==> design.v <==
`timescale 1ns / 1ps
module dualPortRAM(clk,rst,wr_en,rd_en,din,wr_add,rd_add,dout);
	input clk,rst;
	input wr_en, rd_en;
	input [5:0] wr_add,rd_add;
	input [7:0] din;
	output reg [7:0] dout;
	reg [7:0] ram [63:0];
	integer i;
	always@(posedge clk or posedge rst)begin
		if(rst)begin
			for(i=0;i<64;i=i+1)begin
				ram[i] <= 8'd0;
			end
			dout <=8'd0;
		end
		else begin
			if(wr_en)begin
				ram[wr_add] <= din;
			end
			if(rd_en)begin
				dout <= ram[rd_add];
			end
		end
	end
endmodule
==> run.sh <==
#!/bin/bash
# the make line also repeats each setting of config.mk as NAME=value (left out here)
make -C /OpenROAD-flow-scripts/flow DESIGN_CONFIG=/design/flow/config.mk WORK_HOME=/design/flow/orfs CLKGATE_MAP_FILE= finish
==> config.mk <==
export PLATFORM = sky130hd
export DESIGN_NAME = dualPortRAM
export DESIGN_NICKNAME = dualPortRAM
export VERILOG_FILES = /design/flow/design.v
export SDC_FILE = /design/flow/constraint.sdc
export NUM_CORES = 4
export LEC_CHECK = 0
export ABC_AREA = 0
export CAP_MARGIN = 20
export CORE_MARGIN = 10
export CORE_UTILIZATION = 41
export CTS_CLUSTER_DIAMETER = 44
export CTS_CLUSTER_SIZE = 46
export GPL_ROUTABILITY_DRIVEN = 1
export GPL_TIMING_DRIVEN = 1
export MIN_ROUTING_LAYER = met2
export PLACE_DENSITY = 0.38
export SLEW_MARGIN = 20
==> constraint.sdc <==
create_clock -name core_clock -period 6.25 [get_ports {clk}]
set_input_delay 1.2500 -clock core_clock [delete_from_list [all_inputs] [get_ports {clk}]]
set_output_delay 1.2500 -clock core_clock [all_outputs]
set_load 0.01 [all_outputs]
==> changes_impl.md, run 1 <==
## Flow update

- Status: timing/DRC/antenna clean
- Reg clk slew, reported paths: approximately 0.06 ns
- Placed cells: 2,559
- Worst setup path endpoint: dout[6]$_DFFE_PP0P_
- Number of synthesized flops with an enable pin: 0
- Hold Crit Class: reg2reg
- R2R depth: 5
- Reg power frac: 41.8%
- Grt total ovfl: 0
- Pwr dens: 353 nW/um^2
- Post-DR vias/cell: 8.85
- Crit. Startpoint: rd_add[3]
- Clock power share: about half
- Final Max Tran Viols: 0
- Top cells, area: dfrtp_1 55%, mux2_2 25%, nand3_1 3.0%
- GP Congestion: between 1 and 1.5
- Combinational share of power: about a tenth
- Top power group: the clock network
- R2r setup slk: around 3.1 ns
- Clock skew: 0.0398 ns
- Synth warnings: 2
- Nets@finish: 1,906
- Logic power comb: approximately 0.95 mW
- CP max FO: 12
- DRT Wirelength: ~120 mm
- Critical path arrival: ~5.7 ns
- Switching Share: about 29%
- Clock sink count: roughly 520
- Element type at the critical path start: input port
- Synth logic family: multiplexers
- Dpl hpwl: roughly 70 mm
- # DRC: 0
- Most numerous cell in the Yosys netlist: mux2_2
- Die area: just under 70,000 sq um
- Initial antenna violation count: 0
- Leakage power: 12.8 nW
- Yosys cell count: roughly 1,900
- Required @ worst endpoint: ~6.7 ns
- Xor/xnor share: 0%
- Post-synthesis chip area from yosys: 23,800 sq um
- P_sw: 2.82 mW
- Cells after Synth: between 1,500 and 2,000
- Cell area after synthesis: ~24,000 sq um
- Least-Margin Pin Slew: between 1 and 1.5 ns
- Ys async rst share: 100%
- Max-Slew Margin vs Limit: about an eighth
- # IOs: 32
- Reg-to-Reg Start: ram[21][7]$_DFFE_PP0P_
- Area leader share: between 50% and 60%
- # rows: 88
- Max stage delay on crit path: ~0.9 ns
- Layout area overhead: 17.6%
- GRT Util Overall: approximately 51%
- Reg-to-Reg End: dout[7]$_DFFE_PP0P_
- Distinct lib cells used: approximately 60
- CORE AREA: roughly 58,000 sq um
- Register area share after synthesis: between 50% and 60%
- Mean Syn Cell Area: around 13 sq um
- CP Capture Type: flop
- Hold EP: ram[62][0]$_DFFE_PP0P_
- Pre-antenna DRT Iters: 22
- Syn Nets: about 1,900
- Post-route ant nets: 0
- Cts hold-fix bufs: 0
- Maximum clock insertion buffer count: 3
- Registers, synthesis: 520
- Hold Crit Start: ram[62][0]$_DFFE_PP0P_
- IO buf count: 31
- CTS Buf Count: around 83
- Slowest CP cell: nor4b_1
- Worst vdd ir: approximately 0.24 mV
- Cell family with most CP delay: simple AND/OR/NAND/NOR gates
- Die width: between 200 and 300 um
- Fa+ha+maj area frac: 0%
- Internal Power: 7.05 mW
- Late-Pin Clk Latency: 0.69 ns
- CTS resizes: 0
- Die y size: 261 um
- WP buf/inv: 2
- CTS tree: built
- Fill count: 5,134
- Sequential power: 4.12 mW
- Maximum clock rate: between 150 and 200 MHz
- Final setup fails: 0
- Mux share: 25.0%
- Vias in the first global route: between 20,000 and 30,000
- Tool warnings: approximately 45
- CP Depth: 8
- Maxcap violations: 0
- Initial Util: 41.3%
- Root Buffer: clkbuf_16
- Hold Crit Depth: 1
- WL per Instance: 42.4 um
- First-pass GRT wire length: 156 mm
- AND-OR/OR-AND Cells, Area Fraction: between 6 and 7%
- Iter 0 DRT Violations: about 5,900
- Hold Vio Cnt, Final: 0
- CTS H-tree lvls: 3
- Fin util: 48.6%
- Post-layout minimum cycle time: roughly 5.2 ns
- Dominant cell type by area after synthesis: dfrtp_1
- Top cells by count, synth: 521 x mux2_2, 520 x dfrtp_1, 143 x nand3_1
- Unrepaired setup endpoints after global routing: false
- Pin count of the biggest net entering global routing: between 100 and 150
- Crit path cell chain: clkdlybuf4s50_1 -> and4bb_1 -> buf_4 -> nand3_1 -> nand4_1 -> nor4_1 -> nor4b_1 -> a21oi_1
- Crit path kind: in2reg
- Simple-gate share of the synthesized area: 10.4%
- Via Count: ~24,000
- Fin cells: around 2,700
- Final Cycle Share: between 80 and 90%
- Clock-net power: approximately 4.8 mW
- Main flop type: dfrtp_1
- Post-CTS Setup Bufs: 0
[per-stage QoR]
step                total power [mW]  setup slack [ns]  hold slack [ns]  cell area [sq um]  setup TNS, ns
floorplan                       4.65             -2.06            0.471              23800       -1073.40
global placement                5.02              1.30            0.479              25100              0
detailed placement              5.04              1.31            0.485              25100              0
CTS                             9.70              1.95            0.497              27900              0
global route                    10.0              1.55            0.503              27900              0
finish                          9.87              1.08            0.497              28000              0
[metal layers]
metal / up-vias / wire (um) / track usage [%]
li1: 7005 / - / -
met1: 7679 / 0 / -
met2: 8154 / 49500 / 53.6
met3: 1248 / 47700 / 64.9
met4: 83 / 16200 / 24.7
met5: - / 2540 / 37.5
[layout make-up]
cell class,count,area [sq um],area share (%)
Timing Repair Buffer,110,938,3.36
Clock buffer,95,2170,7.77
Multi-Input combinational cell,1166,10200,36.5
Clock inverter,57,636,2.27
Inverter,1,7.51,0.0268
Tap cell,765,957,3.42
Antenna cell,18,45.0,0.161
Sequential cell,520,13000,46.5
==> inputs of run 2 (changes only) <==
- CORE_MARGIN: 10 -> 2
- CORE_UTILIZATION: 41 -> 66
- MIN_ROUTING_LAYER: met2 -> default
- PLACE_DENSITY: 0.38 -> default
- PLACE_DENSITY_LB_ADDON: default -> 0.04
- SETUP_SLACK_MARGIN: default -> 0.82
- clock period: 6.25 -> 3.21 ns (I/O delays scaled with it)
==> changes_impl.md, run 2 <==
## Flow update

- Critical path arrival: 2.95 ns (-2.72 ns)
- WL per Instance: 38.1 um (-10%)
- R2r setup slk: 1.10 ns (-1.96 ns)
- Worst setup path endpoint: dout[5]$_DFFE_PP0P_
- Fin cells: 2,585 (-5.4%)
- Via Count: 19,878 (-18%)
- Tool warnings: 31 (-31%)
- Required @ worst endpoint: 3.73 ns (-3.01 ns)
- Synth logic family: multiplexers
- IO buf count: 31 (unchanged)
- WP buf/inv: 5 (+3)
- Reg power frac: 48.2% (+6.4 points)
- CP max FO: 12 (unchanged)
- Number of synthesized flops with an enable pin: 0 (unchanged)
- R2R depth: 7 (+2)
- Reg-to-Reg Start: ram[59][6]$_DFFE_PP0P_
- Root Buffer: clkbuf_16
- CTS Buf Count: 53 (-36%)
- Leakage power: 13.8 nW (+7.1%)
- Reg area: 13,000 sq um (unchanged)
- Switching Share: 28.2% (-0.40 points)
- Cell family with most CP delay: buffers and inverters
- CTS tree: built
- Fa+ha+maj area frac: 0% (unchanged)
- WHS: 0.430 ns (-0.0666 ns)
- GP Congestion: 1.05 (-7.1%)
- Ys async rst share: 100% (unchanged)
- Registers, synthesis: 520 (unchanged)
- Fill count: 1,980 (-61%)
- CP Depth: 11 (+3)
- Logic power comb: 1.95 mW (+100%)
- Maximum clock rate: around 400 MHz
- Most numerous cell in the Yosys netlist: mux2_2
- Internal Power: 12.0 mW (+70%)
- Top cells, area: dfrtp_1 55%, mux2_2 25%, nand3_1 3.0%
- Slowest CP cell: a22oi_1
- Worst vdd ir: 0.638 mV (+160%)
- Mux share: 25.0% (unchanged)
- Hold Crit Class: in2async
- Die area: 37,600 sq um (-45%)
- CTS H-tree lvls: 2 (-1)
- Post-Place Setup Slack: -0.652 ns (-1.96 ns)
- Vias in the first global route: 19,715 (-27%)
- Final Cycle Share: 75.7% (-7.1 points)
- Status: timing/DRC/antenna clean
- Max-Slew Margin vs Limit: 35.8% (+24 points)
- Nets@finish: 2,102 (+10%)
- Dpl hpwl: 66.7 mm (-6.0%)
- Least-Margin Pin Slew: 0.963 ns (-0.357 ns)
- Reg-to-Reg End: dout[6]$_DFFE_PP0P_
- Pwr dens: 575 nW/um^2 (+63%)
- Unrepaired setup endpoints after global routing: true
- Die y size: 194 um (-26%)
- Grt total ovfl: 0 (unchanged)
- Pre-antenna DRT Iters: 8 (-64%)
- Placed cells: 2,473 (-3.4%)
- Late-Pin Clk Latency: 0.65 ns (-0.04 ns)
- Clock power share: 40.1% (-8.5 points)
- Xor/xnor share: 0% (unchanged)
- Clock skew: 0.0342 ns (-0.00557 ns)
- P_sw: 4.69 mW (+66%)
- Cell area after synthesis: 23,800 sq um (unchanged)
- Syn Nets: 1,875 (unchanged)
- Hold Vio Cnt, Final: 0 (unchanged)
- Top power group: sequential cells
- CP Capture Type: flop
- Top cells by count, synth: 521 x mux2_2, 520 x dfrtp_1, 143 x nand3_1
- # rows: 69 (-22%)
- Pin count of the biggest net entering global routing: 104 (-10%)
- Multi-input gate area: 10,500 sq um (+2.6%)
- Final Max Tran Viols: 0 (unchanged)
- Final setup fails: 0 (unchanged)
- Crit. Startpoint: rd_add[5]
- Post-DR vias/cell: 7.69 (-13%)
- GRT Util Overall: 52.8% (+1.9 points)
- Fin worst setup slack: 0.780 ns (-0.296 ns)
- Element type at the critical path start: input port
- Crit path cell chain: clkdlybuf4s15_1 -> and2_2 -> buf_4 -> buf_4 -> a22o_1 -> a22oi_1 -> buf_4 -> nand4_1 -> nor4_1 -> buf_4 -> a21oi_1
- Initial antenna violation count: 3 (+3)
- Post-synthesis chip area from yosys: 23,800 sq um (unchanged)
- # DRC: 0 (unchanged)
- Reg clk slew, reported paths: 0.07 ns (about the same)
- Post-route ant nets: 0 (unchanged)
- Distinct lib cells used: 60 (unchanged)
- Register area share after synthesis: 54.7% (unchanged)
- Clock sink count: 520 (unchanged)
- Combinational share of power: 11.7% (+2.0 points)
- Main flop type: dfrtp_1
- First-pass GRT wire length: 141 mm (-9.8%)
- Dominant cell type by area after synthesis: dfrtp_1
- Mean Syn Cell Area: 12.8 sq um (unchanged)
- Sequential power: 8.02 mW (+95%)
- Crit path kind: in2reg
- Area leader share: 54.7% (unchanged)
- Yosys cell count: 1,851 (unchanged)
- Die width: 194 um (-26%)
- Crit path top cell by count: buf_4
- Cells after Synth: 1,851 (unchanged)
- Simple-gate share of the synthesized area: 10.4% (unchanged)
- Cts hold-fix bufs: 0 (unchanged)
- AND-OR/OR-AND Cells, Area Fraction: 6.78% (unchanged)
- Initial Util: 66.9% (+26 points)
- Clock-net power: 6.68 mW (+39%)
- Total Power: 16.7 mW (+69%)
- Iter 0 DRT Violations: 3,025 (-49%)
- Maxcap violations: 0 (unchanged)
- CORE AREA: 35,600 sq um (-38%)
- # IOs: 32 (unchanged)
- DRT Wirelength: 98.6 mm (-15%)
- Layout area overhead: 21.8%
- Max stage delay on crit path: 0.35 ns (-0.53 ns)
- Synth warnings: 2 (unchanged)
- Maximum clock insertion buffer count: 3 (unchanged)
- Post-layout minimum cycle time: approximately 2.4 ns
## run 2: metrics by stage
stage,area [sq um],setup TNS [ns],util (%)
finish,29000,0,81.4
global route,29000,0,81.4
CTS,28800,0,81.0
detailed placement,26600,-2.29,74.7
global placement,26600,-2.08,74.7
floorplan,23800,-2338.04,-
## run 2: metal layers
layer	vias to the layer above	global-route usage [%]	part of all wire, %
li1	7462	-	-
met1	9929	67.3	34
met2	1920	74.8	41
met3	563	20.2	15
met4	4	36.2	9.4
met5	-	2.17	0.13
## run 2: area by class of cell
cell class	count	area share, %
sequential	520	44.9
multi-input combinational	1166	36.1
timing repair buffer	336	10.4
clock buffer	58	4.68
tap	461	1.99
clock inverter	41	1.90
inverter	1	0.0259
antenna	2	0.0173
## run 2: repair_timing
action	4_1_cts	5_1_grt
hold endpoints to repair	0	0
cloned	3	0
resized	65	36
buffers inserted	3	5
setup endpoints to repair	8	16
pin swaps	25	17
==> inputs of run 3 (changes only) <==
- ABC_AREA: 0 -> default
- CORE_UTILIZATION: 66 -> 26
- CTS_CLUSTER_DIAMETER: 44 -> default
- CTS_CLUSTER_SIZE: 46 -> default
- GPL_ROUTABILITY_DRIVEN: 1 -> default
- GPL_TIMING_DRIVEN: 1 -> default
- PLACE_DENSITY_LB_ADDON: 0.04 -> default
- SETUP_SLACK_MARGIN: 0.82 -> default
- clock period: 3.21 -> 5.37 ns (I/O delays scaled with it)
==> changes_impl.md, run 3 <==
## Flow update

- Ys async rst share: 100% (unchanged)
- Maximum clock rate: about 230 MHz
- WL per Instance: 33.1 um (-13%)
- Least-Margin Pin Slew: 1.22 ns (+0.253 ns)
- Max-Slew Margin vs Limit: 18.7% (-17 points)
- Cells after Synth: 1,851 (unchanged)
- CTS resizes: 0 (-100%)
- Dominant cell type by area after synthesis: dfrtp_1
- Main flop type: dfrtp_1
- Slowest CP cell: nor4_1
- Logic power comb: 1.04 mW (-47%)
- Most numerous cell in the Yosys netlist: mux2_2
- Hold EP: ram[33][0]$_DFFE_PP0P_
- Final Cycle Share: 80.5% (+4.8 points)
- Sequential power: 4.76 mW (-41%)
- Initial Util: 26.3% (-41 points)
- Final Max Tran Viols: 0 (unchanged)
- Internal Power: 7.26 mW (-39%)
- Crit path kind: in2reg
- Reg power frac: 48.6% (+0.4 points)
- Crit path cell chain: clkdlybuf4s50_1 -> buf_4 -> nor4bb_4 -> buf_4 -> and2_0 -> a21oi_1 -> nand4_1 -> nor4_1 -> a21oi_1
- Maximum clock insertion buffer count: 3 (unchanged)
- Fill count: 9,005 (+350%)
- Fa+ha+maj area frac: 0% (unchanged)
- Cts hold-fix bufs: 0 (unchanged)
- Registers, synthesis: 520 (unchanged)
- Pre-antenna DRT Iters: 6 (-2)
- CP max FO: 15 (+3)
- R2r setup slk: 2.83 ns (+1.73 ns)
- CP Depth: 9 (-2)
- Syn Nets: 1,875 (unchanged)
- Pwr dens: 356 nW/um^2 (-38%)
- Hold Crit Start: ram[33][0]$_DFFE_PP0P_
- Die area: 93,900 sq um (+150%)
- Hold Crit Class: reg2reg
- Mean Syn Cell Area: 12.8 sq um (unchanged)
- Crit. Startpoint: rd_add[0]
- Combinational share of power: 10.6% (-1.1 points)
- WP buf/inv: 3 (-2)
- Die width: 306 um (+58%)
- Max stage delay on crit path: 0.86 ns (+0.51 ns)
- Area leader share: 54.7% (unchanged)
- Cell area after synthesis: 23,800 sq um (unchanged)
- Element type at the critical path start: input port
- IO buf count: 31 (unchanged)
- Dpl hpwl: 68.6 mm (+2.8%)
- Multi-input gate area: 10,200 sq um (-2.8%)
- Top cells, area: dfrtp_1 55%, mux2_2 25%, nand3_1 3.0%
- Distinct lib cells used: 60 (unchanged)
- Layout area overhead: 15.6%
- Post-layout minimum cycle time: approximately 4.3 ns
- Worst setup path endpoint: dout[7]$_DFFE_PP0P_
- Clock sink count: 520 (unchanged)
- Post-route ant nets: 0 (unchanged)
- Synth logic family: multiplexers
- Synth warnings: 2 (unchanged)
- # IOs: 32 (unchanged)
- Post-CTS Setup Bufs: 0 (-3)
- Required @ worst endpoint: 5.85 ns (+2.12 ns)
- CORE AREA: 90,300 sq um (+150%)
- CTS Buf Count: 56 (+5.7%)
- GP Congestion: 1.00 (-4.5%)
- Worst vdd ir: 0.267 mV (-58%)
- Yosys cell count: 1,851 (unchanged)
- Switching Share: 25.9% (-2.3 points)
- Critical path arrival: 4.80 ns (+1.85 ns)
- # rows: 110 (+59%)
- Maxcap violations: 0 (unchanged)
- CTS H-tree lvls: 2 (unchanged)
- Reg-to-Reg Start: ram[36][7]$_DFFE_PP0P_
- Xor/xnor share: 0% (unchanged)
- Total Power: 9.80 mW (-41%)
- Number of synthesized flops with an enable pin: 0 (unchanged)
- DRT Wirelength: 102 mm (+3.0%)
- First-pass GRT wire length: 142 mm (+0.63%)
- Top power group: sequential cells
- Late-Pin Clk Latency: 0.65 ns (about the same)
- Nets@finish: 1,876 (-11%)
- Grt total ovfl: 0 (unchanged)
- Reg area: 13,000 sq um (unchanged)
- Reg clk slew, reported paths: 0.06 ns (about the same)
- Unrepaired setup endpoints after global routing: false
- R2R depth: 7 (unchanged)
- Vias in the first global route: 17,410 (-12%)
- Fin util: 30.5% (-51 points)
- Final setup fails: 0 (unchanged)
- AND-OR/OR-AND Cells, Area Fraction: 6.78% (unchanged)
- Root Buffer: clkbuf_16
- Post-synthesis chip area from yosys: 23,800 sq um (unchanged)
- Mux share: 25.0% (unchanged)
- Clock power share: 40.8% (+0.7 points)
- Initial antenna violation count: 9 (+6)
- Post-DR vias/cell: 5.75 (-25%)
- Top cells by count, synth: 521 x mux2_2, 520 x dfrtp_1, 143 x nand3_1
- # DRC: 0 (unchanged)
- Register area share after synthesis: 54.7% (unchanged)
- CTS tree: built
- GRT Util Overall: 21.4% (-31 points)
- Simple-gate share of the synthesized area: 10.4% (unchanged)
- Iter 0 DRT Violations: 2,137 (-29%)
- Pin count of the biggest net entering global routing: 146 (+40%)
- Leakage power: 12.4 nW (-9.8%)
- P_sw: 2.54 mW (-46%)
- Die y size: 306 um (+58%)
- CP Capture Type: flop
- Status: timing/DRC/antenna clean
- Hold Vio Cnt, Final: 0 (unchanged)
- Via Count: 17,661 (-11%)
- Reg-to-Reg End: dout[7]$_DFFE_PP0P_
- Hold Crit Depth: 1
- Tool warnings: 39 (+26%)
- Cell family with most CP delay: simple AND/OR/NAND/NOR gates
- Clock-net power: 4.00 mW (-40%)
- Clock skew: 0.0257 ns (-0.00852 ns)
run 3: metrics by stage:
step,setup WS (ns),cell area [sq um],TNS [ns],hold WS (ns),instances
2_1_floorplan,-2.77,23800,-1439.48,0.471,1851
3_3_place_gp,0.698,25600,0,0.479,2970
3_5_place_dp,0.636,25600,0,0.485,2970
4_1_cts,1.29,27500,0,0.498,3068
5_1_grt,1.08,27500,0,0.511,3068
6_report,1.05,27500,0,0.499,3071
run 3: routing by layer:
metal,track usage [%],part of all wire (%),vias up
met1,28.4,41,9414
met2,32.0,43,978
met4,10.6,5.8,8
met5,0,0.053,-
met3,5.84,9.6,267
li1,-,-,6994
run 3: final cells by class:
class | instances | share of cell area [%]
sequential | 520 | 47.3
multi-input combinational | 1166 | 37.0
clock buffer | 82 | 6.03
tap | 1176 | 5.35
timing repair buffer | 107 | 3.42
clock inverter | 16 | 0.810
inverter | 1 | 0.0273
antenna | 3 | 0.0273
==> inputs of run 4 (changes only) <==
- CORE_UTILIZATION: 26 -> 69
- SETUP_SLACK_MARGIN: default -> -0.15
- clock period: 5.37 -> 1.98 ns (I/O delays scaled with it)
==> changes_impl.md, run 4 <==
## Flow update

- Registers, synthesis: 520 (unchanged)
- GP Congestion: 1.10 (+10%)
- Violated Checks: negative setup slack
- Grt total ovfl: 0 (unchanged)
- CP Capture Type: flop
- CP max FO: 6 (-9)
- Worst setup path endpoint: dout[3]$_DFFE_PP0P_
- Crit. Startpoint: rd_add[1]
- Fa+ha+maj area frac: 0% (unchanged)
- Ys async rst share: 100% (unchanged)
- Total Power: 26.9 mW (+170%)
- GRT Util Overall: 58.9% (+37 points)
- Final Cycle Share: 112% (+32 points)
- Least-Margin Pin Slew: 0.743 ns (-0.474 ns)
- TNS Setup: -2.59 ns (-2.59 ns)
- Max-Slew Margin vs Limit: 50.4% (+32 points)
- Simple-gate share of the synthesized area: 10.4% (unchanged)
- Pre-antenna DRT Iters: 15 (+9)
- Switching Share: 27.6% (+1.6 points)
- Top power group: sequential cells
- Yosys cell count: 1,851 (unchanged)
- Reg-to-Reg Start: ram[55][5]$_DFFE_PP0P_
- Cell family with most CP delay: simple AND/OR/NAND/NOR gates
- Combinational share of power: 13.0% (+2.4 points)
- Synth logic family: multiplexers
- Dominant cell type by area after synthesis: dfrtp_1
- Die area: 36,000 sq um (-62%)
- AND-OR/OR-AND Cells, Area Fraction: 6.78% (unchanged)
- P_sw: 7.42 mW (+190%)
- Dpl hpwl: 68.8 mm (+0.24%)
- Post-layout minimum cycle time: between 2 and 2.5 ns
- IO buf count: 31 (unchanged)
- Sequential power: 13.2 mW (+180%)
- Unrepaired setup endpoints after global routing: true
- Clock sink count: 520 (unchanged)
- Logic power comb: 3.49 mW (+240%)
- # DRC: 0 (unchanged)
- Root Buffer: clkbuf_16
- Syn Nets: 1,875 (unchanged)
- Clock power share: 37.9% (-2.9 points)
- Synth warnings: 2 (unchanged)
- Area leader share: 54.7% (unchanged)
- WP buf/inv: 5 (+2)
- Reg clk slew, reported paths: 0.06 ns (about the same)
- CTS H-tree lvls: 2 (unchanged)
- Internal Power: 19.5 mW (+170%)
- Iter 0 DRT Violations: 4,211 (+97%)
- Hold Vio Cnt, Final: 0 (unchanged)
- Reg power frac: 49.2% (+0.6 points)
- DRT Wirelength: 108 mm (+6.8%)
- R2r setup slk: -0.12 ns (-2.95 ns)
- Post-route ant nets: 0 (unchanged)
- Post-DR vias/cell: 8.14 (+42%)
- Critical path arrival: 2.72 ns (-2.08 ns)
- CORE AREA: 33,700 sq um (-63%)
- Fin worst setup slack: -0.240 ns (-1.29 ns)
- Leakage power: 14.4 nW (+16%)
- Tool warnings: 31 (-21%)
- Pin count of the biggest net entering global routing: 65 (-55%)
- WHS: 0.229 ns (-0.270 ns)
- Cells after Synth: 1,851 (unchanged)
- Distinct lib cells used: 60 (unchanged)
- Reg-to-Reg End: dout[5]$_DFFE_PP0P_
- Status: failed layout checks
- Post-synthesis chip area from yosys: 23,800 sq um (unchanged)
- Crit path cell chain: dlygate4sd2_1 -> buf_6 -> buf_4 -> and4b_4 -> and2_1 -> buf_4 -> a32oi_1 -> buf_4 -> nand4_1 -> nor4_2 -> a21oi_1
- Final setup fails: 24 (+24)
- Hold Crit Class: in2async
- # rows: 67 (-39%)
- Slowest CP cell: nor4_2
- Initial antenna violation count: 18 (+9)
- Required @ worst endpoint: 2.48 ns (-3.37 ns)
- Top cells by count, synth: 521 x mux2_2, 520 x dfrtp_1, 143 x nand3_1
- Clock-net power: 10.2 mW (+160%)
- Main flop type: dfrtp_1
- CTS tree: built
- Xor/xnor share: 0% (unchanged)
- First-pass GRT wire length: 149 mm (+4.7%)
- CTS Buf Count: 50 (-11%)
- Max stage delay on crit path: 0.39 ns (-0.47 ns)
- Crit path kind: in2reg
- Die y size: 190 um (-38%)
- Maximum clock insertion buffer count: 3 (unchanged)
- Element type at the critical path start: input port
- Maximum clock rate: 450 MHz
- Number of synthesized flops with an enable pin: 0 (unchanged)
- Mean Syn Cell Area: 12.8 sq um (unchanged)
- Mux share: 25.0% (unchanged)
- Worst vdd ir: 1.00 mV (+280%)
- Initial Util: 70.6% (+44 points)
- Most numerous cell in the Yosys netlist: mux2_2
- Nets@finish: 2,203 (+17%)
- Clock skew: 0.0261 ns (+0.000460 ns)
- Top cells, area: dfrtp_1 55%, mux2_2 25%, nand3_1 3.0%
- Layout area overhead: 27.3%
- Pwr dens: 889 nW/um^2 (+150%)
- Post-Place Setup Slack: -1.28 ns (-1.92 ns)
- WL per Instance: 40.4 um (+22%)
- Late-Pin Clk Latency: 0.65 ns (about the same)
- Maxcap violations: 0 (unchanged)
- R2R depth: 6 (-1)
- Fin util: 89.8% (+59 points)
- Register area share after synthesis: 54.7% (unchanged)
- CP Depth: 11 (+2)
- Cell area after synthesis: 23,800 sq um (unchanged)
- # IOs: 32 (unchanged)
- Via Count: 21,839 (+24%)
- Final Max Tran Viols: 0 (unchanged)
- Vias in the first global route: 21,188 (+22%)
- Crit path top cell by count: buf_4
- Die width: 190 um (-38%)
run 4: repair_timing:
item	in CTS	in global routing
resized	58	70
hold buffers	0	0
endpoints found under the setup margin	8	8
setup buffers	10	6
cloned	1	2
hold endpoints to repair	0	0
pin swaps	16	21
run 4: area by class of cell:
type / instances / area [sq um]
Multi-Input combinational cell: 1166 / 10500
Clock inverter: 11 / 143
Fill cell: 1381 / 3420
Inverter: 1 / 7.51
Sequential cell: 520 / 13000
Timing Repair Buffer: 440 / 4440
Clock buffer: 81 / 1550
Tap cell: 448 / 561
Antenna cell: 15 / 37.5
run 4: layer usage:
layer | share of wire, % | vias to the layer above | GRT usage, %
li1 | - | 7654 | -
met1 | 31 | 10550 | 69.1
met2 | 39 | 2572 | 80.2
met3 | 18 | 1041 | 32.7
met4 | 11 | 22 | 44.5
met5 | 0.39 | - | 2.34
run 4: stage by stage:
step                      instance area [sq um]  std cells
final                                     30300       2682
after global routing                      30300       2674
after CTS                                 29900       2665
after detailed placement                  28000       2564
after global placement                    28000       2564
after floorplan                           23800       1851
==> inputs of run 5 (changes only) <==
- CORE_UTILIZATION: 69 -> 40
- CTS_CLUSTER_SIZE: default -> 54
- GPL_TIMING_DRIVEN: default -> 0
- SETUP_SLACK_MARGIN: -0.15 -> default
- SLEW_MARGIN: 20 -> 40
- clock period: 1.98 -> 3.6 ns (I/O delays scaled with it)
==> changes_impl.md, run 5 <==
## Flow update

- Status: failed layout checks
- Violated Checks: negative setup slack
- Required @ worst endpoint: 4.15 ns (+1.67 ns)
- Crit path kind: in2reg
- Layout area overhead: 17.4%
- CTS Buf Count: 58 (+16%)
- Late-Pin Clk Latency: 0.64 ns (about the same)
- Post-DR vias/cell: 6.80 (-16%)
- Pin count of the biggest net entering global routing: 27 (-58%)
- Number of synthesized flops with an enable pin: 0 (unchanged)
- # rows: 89 (+33%)
- Die width: 248 um (+31%)
- WP buf/inv: 6 (+1)
- Reg power frac: 48.1% (-1.1 points)
- Placed cells: 2,674 (+4.3%)
- Register area share after synthesis: 54.7% (unchanged)
- Clock-net power: 6.12 mW (-40%)
- TNS Setup: -0.336 ns (+2.25 ns)
- Unrepaired setup endpoints after global routing: false
- Uppermost layer routed: met5
- DRT Wirelength: 124 mm (+14%)
- Most numerous cell in the Yosys netlist: mux2_2
- Tool warnings: 27 (-13%)
- CTS tree: built
- Clock power share: 40.2% (+2.3 points)
- Main flop type: dfrtp_1
- Top cells by count, synth: 521 x mux2_2, 520 x dfrtp_1, 143 x nand3_1
- Distinct lib cells used: 60 (unchanged)
- Crit. Startpoint: rd_add[5]
- Hold Crit Class: in2async
- CP max FO: 10 (+4)
- Final Max Tran Viols: 0 (unchanged)
- Vias in the first global route: 18,062 (-15%)
- Initial Util: 40.4% (-30 points)
- Critical path arrival: 4.25 ns (+1.53 ns)
- Maximum clock insertion buffer count: 3 (unchanged)
- Dpl cell area: 25,900 sq um (-7.5%)
- Cell family with most CP delay: buffers and inverters
- IO buf count: 20 (-35%)
- Simple-gate share of the synthesized area: 10.4% (unchanged)
- Total Power: 15.2 mW (-43%)
- Top power group: sequential cells
- Dominant cell type by area after synthesis: dfrtp_1
- Via Count: 18,880 (-14%)
- Diode count: 0 (-15)
- Cts hold-fix bufs: 0 (unchanged)
- Mux share: 25.0% (unchanged)
- AND-OR/OR-AND Cells, Area Fraction: 6.78% (unchanged)
- Final setup fails: 6 (-75%)
- First-pass GRT wire length: 165 mm (+11%)
- Fin util: 47.4% (-42 points)
- R2R depth: 6 (unchanged)
- Grt total ovfl: 0 (unchanged)
- Synth warnings: 2 (unchanged)
- Internal Power: 11.0 mW (-44%)
- Dpl hpwl: 90.1 mm (+31%)
- Worst vdd ir: 0.438 mV (-56%)
- WL per Instance: 44.7 um (+10%)
- Post-route ant nets: 0 (unchanged)
- Die y size: 248 um (+31%)
- Root Buffer: clkbuf_16
- Reg-to-Reg End: dout[5]$_DFFE_PP0P_
- Element type at the critical path start: input port
- Registers, synthesis: 520 (unchanged)
- Logic power comb: 1.78 mW (-49%)
- Crit path top cell by count: buf_2
- Maximum clock rate: approximately 270 MHz
- GRT Util Overall: 40.7% (-18 points)
- GP Congestion: 1.03 (-7.2%)
- # DRC: 0 (unchanged)
- Fin cells: 2,776 (+3.5%)
- Syn Nets: 1,875 (unchanged)
- CTS H-tree lvls: 2 (unchanged)
- Cells after Synth: 1,851 (unchanged)
- CP Depth: 11 (unchanged)
- Top cells, area: dfrtp_1 55%, mux2_2 25%, nand3_1 3.0%
- Final Cycle Share: 103% (-9.3 points)
- # IOs: 32 (unchanged)
- Leakage power: 12.9 nW (-11%)
- Mean Syn Cell Area: 12.8 sq um (unchanged)
- Die area: 61,400 sq um (+71%)
- Fin worst setup slack: -0.101 ns (+0.139 ns)
- Area leader share: 54.7% (unchanged)
- Yosys cell count: 1,851 (unchanged)
- Fill count: 5,333 (+290%)
- Crit path cell chain: clkdlybuf4s50_1 -> buf_6 -> nor2b_1 -> buf_2 -> buf_2 -> buf_2 -> buf_2 -> a32oi_1 -> nand4_1 -> nor4_2 -> a21oi_1
- Post-layout minimum cycle time: about 3.7 ns
- Reg clk slew, reported paths: 0.06 ns (about the same)
- Fa+ha+maj area frac: 0% (unchanged)
- Design Area, Final: 27,900 sq um (-7.8%)
- Sequential power: 7.34 mW (-44%)
- Pre-antenna DRT Iters: 5 (-10)
- Iter 0 DRT Violations: 2,976 (-29%)
- Worst setup path endpoint: dout[2]$_DFFE_PP0P_
- Pwr dens: 546 nW/um^2 (-39%)
- Max-Slew Margin vs Limit: 33.7% (-17 points)
- Met2 wire len: 49.4 mm (+15%)
- Least-Margin Pin Slew: 0.995 ns (+0.253 ns)
- Max stage delay on crit path: 0.55 ns (+0.16 ns)
- Cell area after synthesis: 23,800 sq um (unchanged)
- M1 WL: 50.5 mm (+53%)
- Hold Vio Cnt, Final: 0 (unchanged)
- Initial antenna violation count: 5 (-13)
- Xor/xnor share: 0% (unchanged)
- Reg-to-Reg Start: ram[39][5]$_DFFE_PP0P_
- Post-synthesis chip area from yosys: 23,800 sq um (unchanged)
- Clock skew: 0.0169 ns (-0.00929 ns)
- Slowest CP cell: nand4_1
- Switching Share: 28.1% (+0.51 points)
- Post-CTS Setup Bufs: 0 (-10)
- Clock sink count: 520 (unchanged)
- Combinational share of power: 11.7% (-1.3 points)
- P_sw: 4.28 mW (-42%)
- CORE AREA: 58,900 sq um (+75%)
- Met3 wire len: 16.2 mm (-18%)
- CP Capture Type: flop
- Nets@finish: 1,983 (-10%)
- Maxcap violations: 0 (unchanged)
- Synth logic family: multiplexers
- R2r setup slk: 1.30 ns (+1.42 ns)
- Ys async rst share: 100% (unchanged)
==> run 5: area by class of cell <==
type	count	area (sq um)	area share, %
Sequential cell	520	13000	46.6
Multi-Input combinational cell	1166	10300	37.0
Clock buffer	84	1730	6.20
Tap cell	773	967	3.46
Timing Repair Buffer	50	902	3.23
Buffer	162	787	2.82
Clock inverter	20	181	0.650
Inverter	1	7.51	0.0269
==> run 5: timing repair <==
item / in CTS / in global routing
setup endpoints to repair: 8 / 8
pin swaps: 1 / 2
gates resized: 16 / 16
==> run 5: per-stage QoR <==
step | hold WS (ns) | setup slack, ns
2_1_floorplan | 0.471 | -4.18
3_3_place_gp | 0.479 | -7.77
3_5_place_dp | 0.485 | -1.04
4_1_cts | 0.463 | 0.00515
5_1_grt | 0.505 | 0.0160
6_report | 0.474 | -0.101
==> run 5: per-layer routing <==
layer	up-vias	global-route usage (%)
met4	4	22.3
met1	9965	56.0
met2	1403	55.1
met5	-	0
met3	301	14.9
li1	7207	-
==> inputs of run 6 (changes only) <==
- CTS_CLUSTER_SIZE: 54 -> default
- GPL_TIMING_DRIVEN: 0 -> default
- SLEW_MARGIN: 40 -> 20
==> changes_impl.md, run 6 <==
## Flow update

- Vias in the first global route: 18,073 (+0.061%)
- Iter 0 DRT Violations: 2,399 (-19%)
- Final Max Tran Viols: 0 (unchanged)
- Worst vdd ir: 0.434 mV (-0.88%)
- Pwr dens: 524 nW/um^2 (-3.9%)
- Final setup fails: 0 (-6)
- Most numerous cell in the Yosys netlist: mux2_2
- Pin count of the biggest net entering global routing: 103 (+280%)
- CTS tree: built
- First-pass GRT wire length: 141 mm (-14%)
- Synth logic family: multiplexers
- Syn Nets: 1,875 (unchanged)
- Yosys cell count: 1,851 (unchanged)
- Worst setup path endpoint: dout[6]$_DFFE_PP0P_
- Area leader share: 54.7% (unchanged)
- Post-route ant nets: 0 (unchanged)
- Max-Slew Margin vs Limit: 29.4% (-4.3 points)
- Hold Crit Class: in2async
- Pre-antenna DRT Iters: 6 (+1)
- # DRC: 0 (unchanged)
- Reg power frac: 48.2% (about the same)
- Element type at the critical path start: input port
- Crit. Startpoint: rd_add[5]
- Die y size: 248 um (unchanged)
- Unrepaired setup endpoints after global routing: false
- Distinct lib cells used: 60 (unchanged)
- Post-DR vias/cell: 6.52 (-4.2%)
- Status: timing/DRC/antenna clean
- Reg clk slew, reported paths: 0.06 ns (about the same)
- Layout area overhead: 18.8%
- Hold Vio Cnt, Final: 0 (unchanged)
- WP buf/inv: 4 (-2)
- Initial antenna violation count: 3 (-2)
- Max stage delay on crit path: 0.73 ns (+0.18 ns)
- Die width: 248 um (unchanged)
- R2R depth: 6 (unchanged)
- Mux share: 25.0% (unchanged)
- Top cells by count, synth: 521 x mux2_2, 520 x dfrtp_1, 143 x nand3_1
- Post-CTS Setup Bufs: 0 (unchanged)
- # rows: 89 (unchanged)
- Clock skew: 0.0231 ns (+0.00623 ns)
- Via Count: 18,292 (-3.1%)
- Crit path cell chain: clkdlybuf4s50_1 -> buf_4 -> and2_2 -> buf_12 -> and2_1 -> buf_4 -> a22oi_1 -> nand4_1 -> nor4b_1 -> a21oi_1
- Number of synthesized flops with an enable pin: 0 (unchanged)
- Die area: 61,400 sq um (unchanged)
- Top power group: sequential cells
- Fa+ha+maj area frac: 0% (unchanged)
- Switching Share: 25.9% (-2.2 points)
- Post-Place Setup Slack: -0.338 ns (+0.704 ns)
- Cell family with most CP delay: simple AND/OR/NAND/NOR gates
- WL per Instance: 35.6 um (-20%)
- R2r setup slk: 1.28 ns (-0.02 ns)
- DRT Wirelength: 99.9 mm (-19%)
- Fin worst setup slack: 0.134 ns (+0.236 ns)
- Clock sink count: 520 (unchanged)
- IO buf count: 31 (+55%)
- Ys async rst share: 100% (unchanged)
- AND-OR/OR-AND Cells, Area Fraction: 6.78% (unchanged)
- Late-Pin Clk Latency: 0.63 ns (about the same)
- Tool warnings: 29 (+7.4%)
- CP Capture Type: flop
- Cts hold-fix bufs: 0 (unchanged)
- GP Congestion: 1.08 (+5.3%)
- Maxcap violations: 0 (unchanged)
- CTS Buf Count: 56 (-3.4%)
- Least-Margin Pin Slew: 1.06 ns (+0.0619 ns)
- Top cells, area: dfrtp_1 55%, mux2_2 25%, nand3_1 3.0%
- Fill count: 5,205 (-2.4%)
- Initial Util: 40.4% (unchanged)
- Nets@finish: 2,013 (+1.5%)
- Clock power share: 40.8% (+0.6 points)
- Crit path top cell by count: buf_4
- Critical path arrival: 3.95 ns (-0.30 ns)
- Maximum clock insertion buffer count: 3 (unchanged)
- Simple-gate share of the synthesized area: 10.4% (unchanged)
- Grt total ovfl: 0 (unchanged)
- Combinational share of power: 11.0% (-0.7 points)
- CTS H-tree lvls: 2 (unchanged)
- CTS resizes: 0 (-16)
- Diode count: 0 (unchanged)
- Leakage power: 13.1 nW (+2.3%)
- P_sw: 3.84 mW (-10%)
- Xor/xnor share: 0% (unchanged)
- Final Cycle Share: 96.3% (-6.5 points)
- Dominant cell type by area after synthesis: dfrtp_1
- Post-layout minimum cycle time: 3.47 ns (-0.236 ns)
- GRT Util Overall: 32.9% (-7.8 points)
- Root Buffer: clkbuf_16
- Dpl hpwl: 70.5 mm (-22%)
- Cells after Synth: 1,851 (unchanged)
- Slowest CP cell: nor4b_1
- Reg-to-Reg End: dout[0]$_DFFE_PP0P_
- # IOs: 32 (unchanged)
- Synth warnings: 2 (unchanged)
- Main flop type: dfrtp_1
- Maximum clock rate: 289 MHz (+6.8%)
- CP Depth: 10 (-1)
- Registers, synthesis: 520 (unchanged)
- Internal Power: 11.0 mW (+0.15%)
- Cell area after synthesis: 23,800 sq um (unchanged)
- Required @ worst endpoint: 4.09 ns (-0.06 ns)
- Clock-net power: 6.05 mW (-1%)
- Crit path kind: in2reg
- Post-synthesis chip area from yosys: 23,800 sq um (unchanged)
- Sequential power: 7.15 mW (-3%)
- Logic power comb: 1.62 mW (-9%)
- Reg-to-Reg Start: ram[46][0]$_DFFE_PP0P_
- CP max FO: 14 (+4)
- Mean Syn Cell Area: 12.8 sq um (unchanged)
- CORE AREA: 58,900 sq um (unchanged)
- Total Power: 14.8 mW (-2.8%)
- Register area share after synthesis: 54.7% (unchanged)
-- run 6: through the flow --
stage                     cell area [sq um]  hold slack [ns]   TNS, ns  std cells  utilization, %
after floorplan                       23800            0.471  -2175.80       1851               -
after global placement                26400            0.480    -0.497       2704            44.7
after detailed placement              26400            0.484    -0.460       2704            44.7
after CTS                             28200            0.486         0       2806            48.0
after global routing                  28200            0.502         0       2806            48.0
final                                 28200            0.488         0       2806            48.0
-- run 6: metal layers --
layer / wire length [um] / vias up / GRT usage [%]
met1: 39900 / 9549 / 44.2
met3: 10600 / 310 / 8.78
met5: 41 / - / 0
met2: 42700 / 1183 / 48.4
met4: 6660 / 6 / 18.1
li1: - / 7244 / -
-- run 6: area by class of cell --
class                           instances  area (sq um)  area share (%)
Clock buffer                           76          1570            5.55
Clock inverter                         26           327            1.16
Inverter                                1          7.51          0.0266
Multi-Input combinational cell       1166         10200            36.0
Sequential cell                       520         13000            46.1
Tap cell                              773           967            3.42
Timing Repair Buffer                  244          2210            7.81
==> inputs of run 7 (changes only) <==
- ABC_AREA: default -> 0
- CORE_UTILIZATION: 40 -> 69
- CTS_CLUSTER_DIAMETER: default -> 44
- CTS_CLUSTER_SIZE: default -> 46
- GPL_ROUTABILITY_DRIVEN: default -> 1
- GPL_TIMING_DRIVEN: default -> 1
- PLACE_DENSITY_LB_ADDON: default -> 0.04
- SETUP_SLACK_MARGIN: default -> 1.18
- clock period: 3.6 -> 4.18 ns (I/O delays scaled with it)
==> changes_impl.md, run 7 <==
## Flow update

- Worst vdd ir: 0.586 mV (+35%)
- Logic power comb: 1.36 mW (-16%)
- Root Buffer: clkbuf_16
- P_sw: 3.36 mW (-12%)
- Area leader share: 54.7% (unchanged)
- Ys async rst share: 100% (unchanged)
- Tool warnings: 39 (+34%)
- Clock power share: 38.7% (-2.1 points)
- Via Count: 18,871 (+3.2%)
- Fin util: 80.0% (+32 points)
- Die y size: 190 um (-23%)
- # IOs: 32 (unchanged)
- CP max FO: 23 (+9)
- Mux share: 25.0% (unchanged)
- Post-synthesis chip area from yosys: 23,800 sq um (unchanged)
- Combinational share of power: 11.1% (about the same)
- Layout area overhead: 13.4%
- Maximum clock rate: around 320 MHz
- Pwr dens: 454 nW/um^2 (-13%)
- R2R depth: 5 (-1)
- Initial antenna violation count: 3 (unchanged)
- First-pass GRT wire length: 133 mm (-5.5%)
- IO buf count: 31 (unchanged)
- Top cells by count, synth: 521 x mux2_2, 520 x dfrtp_1, 143 x nand3_1
- Cell family with most CP delay: simple AND/OR/NAND/NOR gates
- CTS Buf Count: 50 (-11%)
- Hold Crit Start: ram[49][6]$_DFFE_PP0P_
- Max-Slew Margin vs Limit: 19.0% (-10 points)
- Met2 usage: 73.0% (+25 points)
- # DRC: 0 (unchanged)
- Final setup fails: 0 (unchanged)
- Cells after Synth: 1,851 (unchanged)
- CORE AREA: 33,700 sq um (-43%)
- TNS Setup: 0 ns (unchanged)
- Critical path arrival: 3.58 ns (-0.37 ns)
- # rows: 67 (-25%)
- Reg power frac: 50.2% (+2.0 points)
- Multi-input gate area: 10,300 sq um (+1.4%)
- DRT Wirelength: 93.0 mm (-6.9%)
- Simple-gate share of the synthesized area: 10.4% (unchanged)
- Maxcap violations: 0 (unchanged)
- WP buf/inv: 3 (-1)
- Switching Share: 27.4% (+1.5 points)
- Sequential power: 6.15 mW (-14%)
- GP Congestion: 1.09 (+0.84%)
- Initial Util: 70.6% (+30 points)
- Die width: 190 um (-23%)
- Slowest CP cell: clkdlybuf4s50_1
- Pre-antenna DRT Iters: 7 (+1)
- Maximum clock insertion buffer count: 3 (unchanged)
- Crit. Startpoint: rd_add[3]
- Top power group: sequential cells
- Xor/xnor share: 0% (unchanged)
- Top cells, area: dfrtp_1 55%, mux2_2 25%, nand3_1 3.0%
- Clock sink count: 520 (unchanged)
- Hold Vio Cnt, Final: 0 (unchanged)
- Reg-to-Reg End: dout[4]$_DFFE_PP0P_
- R2r setup slk: 1.98 ns (+0.70 ns)
- Late-Pin Clk Latency: 0.62 ns (about the same)
- Synth logic family: multiplexers
- Internal Power: 8.89 mW (-19%)
- Cell area after synthesis: 23,800 sq um (unchanged)
- Post-route ant nets: 0 (unchanged)
- Status: timing/DRC/antenna clean
- CTS H-tree lvls: 2 (unchanged)
- Reg clk slew, reported paths: 0.06 ns (about the same)
- Dpl hpwl: 61.7 mm (-12%)
- Die area: 36,000 sq um (-41%)
- Clock-net power: 4.74 mW (-22%)
- Post-Place Setup Slack: -0.0846 ns (+0.253 ns)
- Synth warnings: 2 (unchanged)
- Total Power: 12.3 mW (-17%)
- Hold EP: ram[49][6]$_DFFE_PP0P_
- Required @ worst endpoint: 4.66 ns (+0.57 ns)
- Nets@finish: 1,923 (-4.5%)
- Registers, synthesis: 520 (unchanged)
- Post-layout minimum cycle time: ~3.1 ns
- Max stage delay on crit path: 0.49 ns (-0.24 ns)
- Pin count of the biggest net entering global routing: 131 (+27%)
- Crit path kind: in2reg
- Post-DR vias/cell: 7.90 (+21%)
- Dominant cell type by area after synthesis: dfrtp_1
- CP Depth: 8 (-2)
- AND-OR/OR-AND Cells, Area Fraction: 6.78% (unchanged)
- Iter 0 DRT Violations: 3,391 (+41%)
- Vias in the first global route: 18,643 (+3.2%)
- Least-Margin Pin Slew: 1.21 ns (+0.158 ns)
- GRT Util Overall: 53.0% (+20 points)
- Reg-to-Reg Start: ram[18][4]$_DFFE_PP0P_
- Clock skew: 0.0243 ns (+0.00125 ns)
- Register area share after synthesis: 54.7% (unchanged)
- Hold Crit Depth: 1
- Fin worst setup slack: 1.07 ns (+0.940 ns)
- Leakage power: 12.7 nW (-3.7%)
- Reg area: 13,000 sq um (unchanged)
- CTS tree: built
- Unrepaired setup endpoints after global routing: false
- Main flop type: dfrtp_1
- Mean Syn Cell Area: 12.8 sq um (unchanged)
- Worst setup path endpoint: dout[4]$_DFFE_PP0P_
- Hold Crit Class: reg2reg
- Yosys cell count: 1,851 (unchanged)
- Element type at the critical path start: input port
- WL per Instance: 38.9 um (+9.3%)
- Grt total ovfl: 0 (unchanged)
- Final Max Tran Viols: 0 (unchanged)
- Syn Nets: 1,875 (unchanged)
- Distinct lib cells used: 60 (unchanged)
- CP Capture Type: flop
- Global route hottest layer: met2
- GR Util met1: 67.1% (+23 points)
- Final Cycle Share: 74.3% (-22 points)
- Most numerous cell in the Yosys netlist: mux2_2
- Met3 usage: 24.0% (+15 points)
- Fa+ha+maj area frac: 0% (unchanged)
- Number of synthesized flops with an enable pin: 0 (unchanged)
- Crit path cell chain: clkdlybuf4s50_1 -> buf_8 -> and4bb_4 -> buf_4 -> a32oi_1 -> nand4_1 -> nor4b_4 -> a21oi_1
- Fill count: 2,058 (-60%)
## run 7: what timing repair did
| action | CTS | global route |
|---|---|---|
| setup buffers | 0 | 2 |
| hold buffers | 0 | 0 |
| setup endpoints to repair | 8 | 8 |
| gates resized | 18 | 20 |
| pin swaps | 2 | 6 |
| endpoints found under the hold margin | 0 | 0 |
## run 7: cell type report
cell class	instances	area share (%)
flip-flops and latches	520	48.3
multi-input cells	1166	38.2
repair buffers	160	5.09
clock buffers	57	4.85
well taps	448	2.08
clock inverters	34	1.46
inverters	1	0.0278
diodes	3	0.0278
## run 7: metal layers
layer	routed length, um	vias up	part of all wire [%]
li1	-	7082	-
met3	14600	534	16
met4	8380	10	9.0
met2	37600	1794	40
met5	234	-	0.25
met1	32200	9451	35
## run 7: through the flow
stage / cells / area, sq um / hold slack, ns
5_1_grt: 2386 / 27000 / 0.513
3_3_place_gp: 2293 / 25100 / 0.479
2_1_floorplan: 1851 / 23800 / 0.471
6_report: 2389 / 27000 / 0.505
3_5_place_dp: 2293 / 25100 / 0.487
4_1_cts: 2384 / 26800 / 0.502
==> inputs of run 8 (changes only) <==
- ABC_AREA: 0 -> default
- CORE_UTILIZATION: 69 -> 65
- CTS_CLUSTER_DIAMETER: 44 -> 258
- CTS_CLUSTER_SIZE: 46 -> default
- GPL_ROUTABILITY_DRIVEN: 1 -> default
- GPL_TIMING_DRIVEN: 1 -> default
- PLACE_DENSITY: default -> 0.37
- PLACE_DENSITY_LB_ADDON: 0.04 -> default
- SETUP_SLACK_MARGIN: 1.18 -> default
- clock period: 4.18 -> 2.83 ns (I/O delays scaled with it)
==> changes_impl.md, run 8 <==
## Flow update

- Status: failed layout checks
- CP Depth: 11 (+3)
- Pin count of the biggest net entering global routing: 126 (-3.8%)
- Placed cells: 2,549 (+11%)
- Slowest CP cell: nor4_2
- Synth warnings: 2 (unchanged)
- Synth logic family: multiplexers
- R2r setup slk: 0.59 ns (-1.39 ns)
- Main flop type: dfrtp_1
- Top power group: sequential cells
- Crit path cell chain: clkdlybuf4s50_1 -> buf_4 -> buf_4 -> and4bb_1 -> buf_4 -> and3_1 -> a31oi_1 -> nand4_1 -> nor4_2 -> buf_4 -> a21oi_1
- Dominant cell type by area after synthesis: dfrtp_1
- Nets@finish: 2,160 (+12%)
- Clock skew: 0.0226 ns (-0.00170 ns)
- Final setup fails: 1 (+1)
- IO buf count: 31 (unchanged)
- Crit. Startpoint: rd_add[1]
- Violated Checks: negative setup slack
- CP Capture Type: flop
- Layout area overhead: 22.9%
- CTS H-tree lvls: 2 (unchanged)
- Combinational share of power: 12.2% (+1.1 points)
- Leakage power: 13.9 nW (+10%)
- Post-CTS Setup Bufs: 0 (unchanged)
- Ys async rst share: 100% (unchanged)
- Cell family with most CP delay: simple AND/OR/NAND/NOR gates
- Reg clk slew, reported paths: 0.06 ns (about the same)
- Fa+ha+maj area frac: 0% (unchanged)
- CTS tree: built
- WP buf/inv: 5 (+2)
- Yosys cell count: 1,851 (unchanged)
- Crit path top cell by count: buf_4
- # DRC: 0 (unchanged)
- Fin util: 80.4% (+0.40 points)
- Least-Margin Pin Slew: 0.870 ns (-0.345 ns)
- Final Cycle Share: 101% (+27 points)
- Registers, synthesis: 520 (unchanged)
- Hold Vio Cnt, Final: 0 (unchanged)
- DRT Wirelength: 98.7 mm (+6.1%)
- Fill count: 2,124 (+3.2%)
- Total Power: 18.5 mW (+51%)
- Unrepaired setup endpoints after global routing: false
- Clock-net power: 7.13 mW (+50%)
- First-pass GRT wire length: 141 mm (+6.0%)
- Post-synthesis chip area from yosys: 23,800 sq um (unchanged)
- Element type at the critical path start: input port
- Vias in the first global route: 20,177 (+8.2%)
- Iter 0 DRT Violations: 2,885 (-15%)
- Logic power comb: 2.25 mW (+65%)
- CORE AREA: 36,300 sq um (+7.9%)
- CTS Buf Count: 53 (+6.0%)
- Maximum clock insertion buffer count: 3 (unchanged)
- Top cells by count, synth: 521 x mux2_2, 520 x dfrtp_1, 143 x nand3_1
- Switching Share: 26.4% (-1.0 points)
- # rows: 70 (+4.5%)
- Grt total ovfl: 0 (unchanged)
- Initial antenna violation count: 3 (unchanged)
- P_sw: 4.87 mW (+45%)
- Mux share: 25.0% (unchanged)
- Hold Crit Class: in2async
- Post-layout minimum cycle time: between 2 and 3 ns
- Root Buffer: clkbuf_16
- Initial Util: 65.4% (-5.1 points)
- Distinct lib cells used: 60 (unchanged)
- AND-OR/OR-AND Cells, Area Fraction: 6.78% (unchanged)
- Die y size: 195 um (+3.0%)
- GP Congestion: 1.07 (-1.9%)
- Number of synthesized flops with an enable pin: 0 (unchanged)
- Most numerous cell in the Yosys netlist: mux2_2
- Post-DR vias/cell: 7.57 (-4.1%)
- Dpl hpwl: 68.9 mm (+12%)
- Late-Pin Clk Latency: 0.64 ns (+0.02 ns)
- Cells after Synth: 1,851 (unchanged)
- Cts hold-fix bufs: 0 (unchanged)
- Crit path kind: in2reg
- Fin cells: 2,650 (+11%)
- Simple-gate share of the synthesized area: 10.4% (unchanged)
- Clock power share: 38.6% (about the same)
- Reg power frac: 49.2% (-1.0 points)
- Via Count: 20,067 (+6.3%)
- Register area share after synthesis: 54.7% (unchanged)
- WL per Instance: 37.2 um (-4.3%)
- Maximum clock rate: roughly 350 MHz
- Post-route ant nets: 0 (unchanged)
- Fin worst setup slack: -0.0287 ns (-1.10 ns)
- Clock sink count: 520 (unchanged)
- Internal Power: 13.6 mW (+53%)
- # IOs: 32 (unchanged)
- Required @ worst endpoint: 3.36 ns (-1.30 ns)
- CP max FO: 16 (-30%)
- Max stage delay on crit path: 0.45 ns (-0.04 ns)
- Worst vdd ir: 0.669 mV (+14%)
- Pwr dens: 632 nW/um^2 (+39%)
- Max-Slew Margin vs Limit: 41.8% (+23 points)
- Maxcap violations: 0 (unchanged)
- Die area: 38,100 sq um (+6.0%)
- R2R depth: 6 (+1)
- Top cells, area: dfrtp_1 55%, mux2_2 25%, nand3_1 3.0%
- Critical path arrival: 3.39 ns (-0.19 ns)
- Die width: 195 um (+3.0%)
- Reg-to-Reg End: dout[5]$_DFFE_PP0P_
- GRT Util Overall: 52.6% (-0.38 points)
- Reg-to-Reg Start: ram[55][5]$_DFFE_PP0P_
- Mean Syn Cell Area: 12.8 sq um (unchanged)
- Pre-antenna DRT Iters: 6 (-1)
- Cell area after synthesis: 23,800 sq um (unchanged)
- Area leader share: 54.7% (unchanged)
- Syn Nets: 1,875 (unchanged)
- Worst setup path endpoint: dout[0]$_DFFE_PP0P_
- Sequential power: 9.10 mW (+48%)
- Xor/xnor share: 0% (unchanged)
- Final Max Tran Viols: 0 (unchanged)
- Tool warnings: 32 (-18%)
[run 8: per-layer routing]
layer  GRT usage [%]  routed length [um]  vias up
met2            74.9               41200     1850
met3            17.3               13600      575
li1                -                   -     7562
met1            66.8               34300    10078
met4            40.4                9580        2
met5               0                   8        -
[run 8: repair_timing]
action,in CTS,in global routing
resized,5,9
pin swaps,0,2
setup endpoints to repair,4,6
hold endpoints to repair,0,0
[run 8: area by class of cell]
| cell class | count | area (sq um) | share of cell area (%) |
|---|---|---|---|
| diodes | 3 | 7.51 | 0.0257 |
| clock buffers | 82 | 1590 | 5.43 |
| clock inverters | 16 | 165 | 0.565 |
| inverters | 1 | 7.51 | 0.0257 |
| multi-input cells | 1166 | 10200 | 35.0 |
| flip-flops and latches | 520 | 13000 | 44.5 |
| well taps | 468 | 586 | 2.00 |
| repair buffers | 394 | 3630 | 12.4 |
[run 8: per-stage QoR]
stage	setup TNS [ns]	cell area, sq um	hold slack [ns]	setup WS [ns]
CTS	0	29200	0.477	0.00867
global route	0	29200	0.481	0.00121
floorplan	-2496.12	23800	0.471	-4.80
finish	-0.0287	29200	0.458	-0.0287
detailed placement	-5.11	27400	0.485	-0.837
global placement	-4.82	27400	0.479	-0.887
==> inputs of run 9 (changes only) <==
- ABC_AREA: default -> 1
- CORE_UTILIZATION: 65 -> 72
- CTS_CLUSTER_DIAMETER: 258 -> 44
- CTS_CLUSTER_SIZE: default -> 46
- GPL_ROUTABILITY_DRIVEN: default -> 1
- GPL_TIMING_DRIVEN: default -> 1
- PLACE_DENSITY: 0.37 -> default
- PLACE_DENSITY_LB_ADDON: default -> 0.04
- SETUP_SLACK_MARGIN: default -> -0.08
- clock period: 2.83 -> 2.12 ns (I/O delays scaled with it)
==> changes_impl.md, run 9 <==
## Flow update

- Synth logic family: simple AND/OR/NAND/NOR gates
- Register area share after synthesis: 55.7% (+1.0 points)
- Post-Place Setup Slack: -0.891 ns (-0.0543 ns)
- Initial antenna violation count: 2 (-1)
- Crit path kind: in2reg
- R2R depth: 8 (+2)
- Max-Slew Margin vs Limit: 65.8% (+24 points)
- Maximum clock insertion buffer count: 3 (unchanged)
- Internal Power: 16.8 mW (+24%)
- Pwr dens: 854 nW/um^2 (+35%)
- Reg power frac: 50.8% (+1.6 points)
- Fin worst setup slack: -0.0277 ns (+0.000957 ns)
- Element type at the critical path start: input port
- Status: failed layout checks
- Syn Nets: 2,996 (+60%)
- Synth warnings: 2 (unchanged)
- CORE AREA: 31,700 sq um (-13%)
- Crit path cell chain: dlygate4sd2_1 -> buf_4 -> inv_1 -> nand2_1 -> nor2_1 -> buf_12 -> buf_4 -> nand3_1 -> nand2_1 -> nor2_1 -> nand2_1 -> nor2_4 -> nand3_1 -> o21bai_1 -> nand2_1
- Combinational share of power: 11.6% (-0.6 points)
- Sequential power: 12.2 mW (+34%)
- Logic power comb: 2.77 mW (+23%)
- IO buf count: 31 (unchanged)
- Distinct lib cells used: 19 (-68%)
- Critical path arrival: 2.64 ns (-0.75 ns)
- Maximum clock rate: 466 MHz
- Most numerous cell in the Yosys netlist: nand2_1
- GP Congestion: 1.05 (-2.1%)
- Crit. Startpoint: rd_add[0]
- CTS H-tree lvls: 2 (unchanged)
- Clock skew: 0.0388 ns (+0.0161 ns)
- Violated Checks: negative setup slack
- Grt total ovfl: 0 (unchanged)
- Mean Syn Cell Area: 7.86 sq um (-39%)
- P_sw: 7.11 mW (+46%)
- Reg-to-Reg End: dout[5]$_DFFE_PP0P_
- CP Capture Type: flop
- Layout area overhead: 20.1%
- Vias in the first global route: 24,089 (+19%)
- Fa+ha+maj area frac: 0% (unchanged)
- WP buf/inv: 5 (unchanged)
- CTS Buf Count: 48 (-9.4%)
- Hold Crit Class: in2async
- Post-synthesis chip area from yosys: 23,400 sq um (-1.8%)
- Maxcap violations: 0 (unchanged)
- GRT Util Overall: 53.6% (+1.0 points)
- Xor/xnor share: 0% (unchanged)
- TNS Setup: -0.0277 ns (+0.000957 ns)
- Root Buffer: clkbuf_16
- Clock power share: 37.6% (-1.0 points)
- Reg-to-Reg Start: ram[32][5]$_DFFE_PP0P_
- R2r setup slk: 0.45 ns (-0.14 ns)
- Leakage power: 14.2 nW (+2.1%)
- Registers, synthesis: 520 (unchanged)
- # DRC: 0 (unchanged)
- Slowest CP cell: dlygate4sd2_1
- Late-Pin Clk Latency: 0.60 ns (-0.04 ns)
- Worst vdd ir: 1.02 mV (+52%)
- Cells after Synth: 2,972 (+61%)
- DRT Wirelength: 90.8 mm (-8.0%)
- Dpl hpwl: 55.0 mm (-20%)
- Clock-net power: 9.01 mW (+26%)
- Final Cycle Share: 101% (+0.29 points)
- Die width: 184 um (-5.7%)
- Yosys cell count: 2,972 (+61%)
- Pre-antenna DRT Iters: 13 (+7)
- Pin count of the biggest net entering global routing: 65 (-48%)
- CTS tree: built
- Required @ worst endpoint: 2.61 ns (-0.75 ns)
- # rows: 65 (-7.1%)
- First-pass GRT wire length: 135 mm (-4.2%)
- Post-DR vias/cell: 6.92 (-8.6%)
- Cell family with most CP delay: simple AND/OR/NAND/NOR gates
- AND-OR/OR-AND Cells, Area Fraction: 11.3% (+4.5 points)
- Least-Margin Pin Slew: 0.512 ns (-0.357 ns)
- # IOs: 32 (unchanged)
- Number of synthesized flops with an enable pin: 0 (unchanged)
- Mux share: 0% (-25 points)
- Post-route ant nets: 0 (unchanged)
- Crit path top cell by count: nand2_1
- Iter 0 DRT Violations: 5,211 (+81%)
- Ys async rst share: 100% (unchanged)
- Simple-gate share of the synthesized area: 29.4% (+19 points)
- Top power group: sequential cells
- Worst setup path endpoint: dout[3]$_DFFE_PP0P_
- Die area: 33,900 sq um (-11%)
- Via Count: 24,864 (+24%)
- Cell area after synthesis: 23,400 sq um (-1.8%)
- Top cells by count, synth: 1,146 x nand2_1, 520 x dfrtp_1, 488 x o21ai_0
- Top cells, area: dfrtp_1 56%, nand2_1 18%, o21ai_0 10%
- Final setup fails: 1 (unchanged)
- Initial Util: 73.6% (+8.2 points)
- CP Depth: 15 (+4)
- CP max FO: 13 (-3)
- Area leader share: 55.7% (+1.0 points)
- Max stage delay on crit path: 0.31 ns (-0.14 ns)
- Switching Share: 29.7% (+3.3 points)
- Main flop type: dfrtp_1
- Reg clk slew, reported paths: 0.08 ns (+0.02 ns)
- Die y size: 184 um (-5.7%)
- Dominant cell type by area after synthesis: dfrtp_1
- Tool warnings: 28 (-13%)
- Final Max Tran Viols: 0 (unchanged)
- WL per Instance: 25.3 um (-32%)
- Clock sink count: 520 (unchanged)
- Post-layout minimum cycle time: roughly 2.1 ns
- Nets@finish: 3,173 (+47%)
- Hold Vio Cnt, Final: 0 (unchanged)
run 9: cell type report:
cell class,instances,area [sq um]
antenna,1,2.50
clock buffer,55,1260
clock inverter,34,383
fill,1497,3660
inverter,47,183
multi-input combinational,2237,9720
sequential,520,13000
tap,402,503
timing repair buffer,295,2990
run 9: routing by layer:
| layer | global-route usage, % | part of all wire [%] | vias up |
|---|---|---|---|
| li1 | - | - | 10000 |
| met1 | 66.6 | 32 | 11313 |
| met2 | 78.8 | 43 | 2693 |
| met3 | 20.3 | 17 | 854 |
| met4 | 35.1 | 8.9 | 4 |
| met5 | 2.07 | 0.094 | - |
run 9: repair_timing:
item,in CTS,in global routing
endpoints found under the setup margin,8,8
buffers inserted,0,0
hold endpoints to repair,0,0
pin swaps,1,3
hold buffers,0,0
gates resized,28,41
run 9: through the flow:
stage / instances / area [sq um] / total power, mW / util [%] / hold WS (ns)
after floorplan: 2972 / 23400 / 13.5 / - / 0.453
final: 3591 / 28100 / 23.9 / 88.4 / 0.289
after detailed placement: 3501 / 26200 / 14.7 / 82.6 / 0.473
after global routing: 3591 / 28100 / 24.6 / 88.4 / 0.290
after global placement: 3501 / 26200 / 14.4 / 82.6 / 0.466
after CTS: 3590 / 27900 / 23.6 / 88.0 / 0.286
Power is estimated from default activity; no workload was simulated.
